## top
module top#(parameter m = 7)(
    input clk,
    input signed [m-1:0]noise_in,
    output reg signed [2*m-1:0]filter_out
);
export LEC_CHECK = 0
export ABC_AREA = 0
export CAP_MARGIN = 30
export CELL_PAD_IN_SITES_DETAIL_PLACEMENT = 1
export CELL_PAD_IN_SITES_GLOBAL_PLACEMENT = 3
export CORE_ASPECT_RATIO = 1.33
export CORE_MARGIN = 2
export CORE_UTILIZATION = 42
export CTS_CLUSTER_DIAMETER = 94
export CTS_CLUSTER_SIZE = 43
export GPL_ROUTABILITY_DRIVEN = 1
export HOLD_SLACK_MARGIN = 0.07
export MAX_ROUTING_LAYER = met4
export MIN_ROUTING_LAYER = met2
export PLACE_DENSITY_LB_ADDON = 0.19
export SLEW_MARGIN = 0
create_clock -name core_clock -period 12.5 [get_ports {clk}]
run.sh (not shown) runs the stock make flow with config.mk's settings and CLKGATE_MAP_FILE=.
The first run finished with timing, DRC and antenna clean.
Change:
Settings changed: ABC_AREA 0 to unset, CAP_MARGIN 30 to 5, CELL_PAD_IN_SITES_DETAIL_PLACEMENT 1 to unset, CELL_PAD_IN_SITES_GLOBAL_PLACEMENT 3 to unset, CORE_ASPECT_RATIO 1.33 to unset, CORE_UTILIZATION 42 to 72, CTS_CLUSTER_DIAMETER 94 to unset, CTS_CLUSTER_SIZE 43 to unset, GPL_ROUTABILITY_DRIVEN 1 to unset, HOLD_SLACK_MARGIN 0.07 to unset, MAX_ROUTING_LAYER met4 to unset, MIN_ROUTING_LAYER met2 to unset, PLACE_DENSITY_LB_ADDON 0.19 to unset, SLEW_MARGIN 0 to 20.
Clock period 12.5 ns to 6.35 ns, I/O delays scaled along.
What happened: Now the flow completed and failed the layout checks on setup timing; routed wire length shrinks by a little under a tenth; critical path depth grows by 1; via count shrinks by a quarter to a third; utilization grows by 38 points; setup slack loses 3.9 ns.
Change:
Settings changed: CTS_CLUSTER_SIZE set to 19, SETUP_SLACK_MARGIN set to 0.5.
Clock period 6.35 ns to 5.75 ns, I/O delays scaled along.
What happened: The new run produced a layout that fails on setup timing; wire length came out higher by 4.8%; non-clock buffer count is higher by 47; via count came out higher by about 4%; final cell count grows by 4.3%; register-to-register slack got worse by 0.53 ns; worst setup slack loses 0.43 ns; die area does not change; flip-flop count does not change; worst hold slack hardly moves; count of clock-buffer cells in the layout goes up by 1; global-route usage rose by 1.6 points.
Change:
Settings changed: CAP_MARGIN 5 to 20, CORE_UTILIZATION 72 to 40, CTS_CLUSTER_SIZE 19 to unset, SETUP_SLACK_MARGIN 0.5 to unset.
Clock period 5.75 ns to 8.6 ns, I/O delays scaled along.
=> The new run ran to the end with no violations; final cell count rose by 2.2%; die size increases by 77%.

## lane 1
top again, from the RTL that the note above started with.
export LEC_CHECK = 0
export CAP_MARGIN = 20
export CORE_ASPECT_RATIO = 1.2
export CORE_MARGIN = 2
export CORE_UTILIZATION = 44
export CTS_CLUSTER_DIAMETER = 54
export CTS_CLUSTER_SIZE = 20
export PLACE_DENSITY = 0.66
export SLEW_MARGIN = 15
create_clock -name core_clock -period 10.0 [get_ports {clk}]
## Diff of input files: lane 2 against lane 1
- a change of CTS_CLUSTER_DIAMETER from 54 to 98
- a change of SLEW_MARGIN from 15 to 20
- a deleted CORE_ASPECT_RATIO that had been 1.2
- a deleted CTS_CLUSTER_SIZE that had been 20
- a deleted PLACE_DENSITY that had been 0.66
- a change of CORE_UTILIZATION from 44 to 72
- a change of the clock period (ns, I/O delays scaled along) from 10.0 to 5.93
==> results <==
Lane 2 completed end to end; final checks failed (negative setup slack).
Diff lane 1 -> lane 2: final cell count without fillers lost 21; global router's overall resource usage picked up an extra 15 points; buffer levels on the longest clock path neither gained nor lost much; portion of the clock cycle consumed by the worst path in the final layout picked up an extra 29 points.
Input-level comparison between lane 3 and lane 2:
- setting HOLD_SLACK_MARGIN to 0.3 for the first time
- setting ABC_AREA to 1 for the first time
- setting CTS_CLUSTER_SIZE to 16 for the first time
- setting PLACE_DENSITY to 0.78 for the first time
- setting SETUP_SLACK_MARGIN to 0.04 for the first time
- changing CTS_CLUSTER_DIAMETER from 98 to 352
- changing the clock period (ns, I/O delays scaled along) from 5.93 to 3.29
Results
Although lane 3 finished all stages, its layout failed final checks on negative setup slack.
Cmp lane 2 and lane 3 / combinational share of cell area / lower: lane 3
Relative to lane 2, fraction of area in registers has decreased by 0.52 points in lane 3.
Between lane 3 and lane 2, the final-layout worst hold slack figures differ only marginally.
Between lane 2 and lane 3, total non-filler cell area in the finished layout increased.
Against lane 2 as the reference, lane 3 delivers a lower final total negative setup slack.
Per the comparison of lane 3 with lane 2, ratio of routed vias to standard cells picked up an extra about 0.8%; total number of cells along the worst setup path lost 2; global-route wire length before repair picked up an extra about 9%.
Setup changes, lane 3 to lane 4
- swapping 0.04 for -0.3 in SETUP_SLACK_MARGIN
- swapping 16 for 22 in CTS_CLUSTER_SIZE
- clearing HOLD_SLACK_MARGIN, which used to be 0.3
- swapping 20 for 5 in CAP_MARGIN
- clearing PLACE_DENSITY, which used to be 0.78
- swapping 352 for 280 in CTS_CLUSTER_DIAMETER
- swapping 3.29 for 4.87 in the clock period (ns, I/O delays scaled along)
--- outcome ---
Global placement routability congestion in lane 4 vs lane 3: down 1.4%. A type of the worst setup path of reg2reg is what lane 3 shows, while in2reg belongs to lane 4. Compared with lane 3, lane 4 has extra setup slack. Lane 4 -> stages 100% | layout checks FAIL | negative setup slack. Comparing lane 4 with lane 3, the flop share of the area came out essentially unchanged.
Edits applied to the flow inputs when going from lane 4 to lane 5:
- CTS_CLUSTER_SIZE: 22 -> unset
- SETUP_SLACK_MARGIN: -0.3 -> 0.16
- CAP_MARGIN: 5 -> 20
- CORE_UTILIZATION: 72 -> 40
- ABC_AREA: 1 -> unset
- CTS_CLUSTER_DIAMETER: 280 -> unset
- the clock period (ns, I/O delays scaled along): 4.87 -> 8.6
==> comparison <==
Re utilization: lane 4 and lane 5 aren't equal, and the higher value belongs to lane 4. Between lane 4 and lane 5, cell area after placement decreased. From lane 4 to lane 5, initial antenna violation count did not move at all. Lane 5 vs lane 4: final cell count down. Hold slack: lane 5 < lane 4. Final-layout clock buffer total: lane 5 vs lane 4 down 2. Against lane 4, design area in lane 5 fell by a little under 10%. The flow completed for lane 4, but it is not clean: the layout still shows negative setup slack. Lane 5: PASS, flow complete, no timing, DRC or antenna violations.
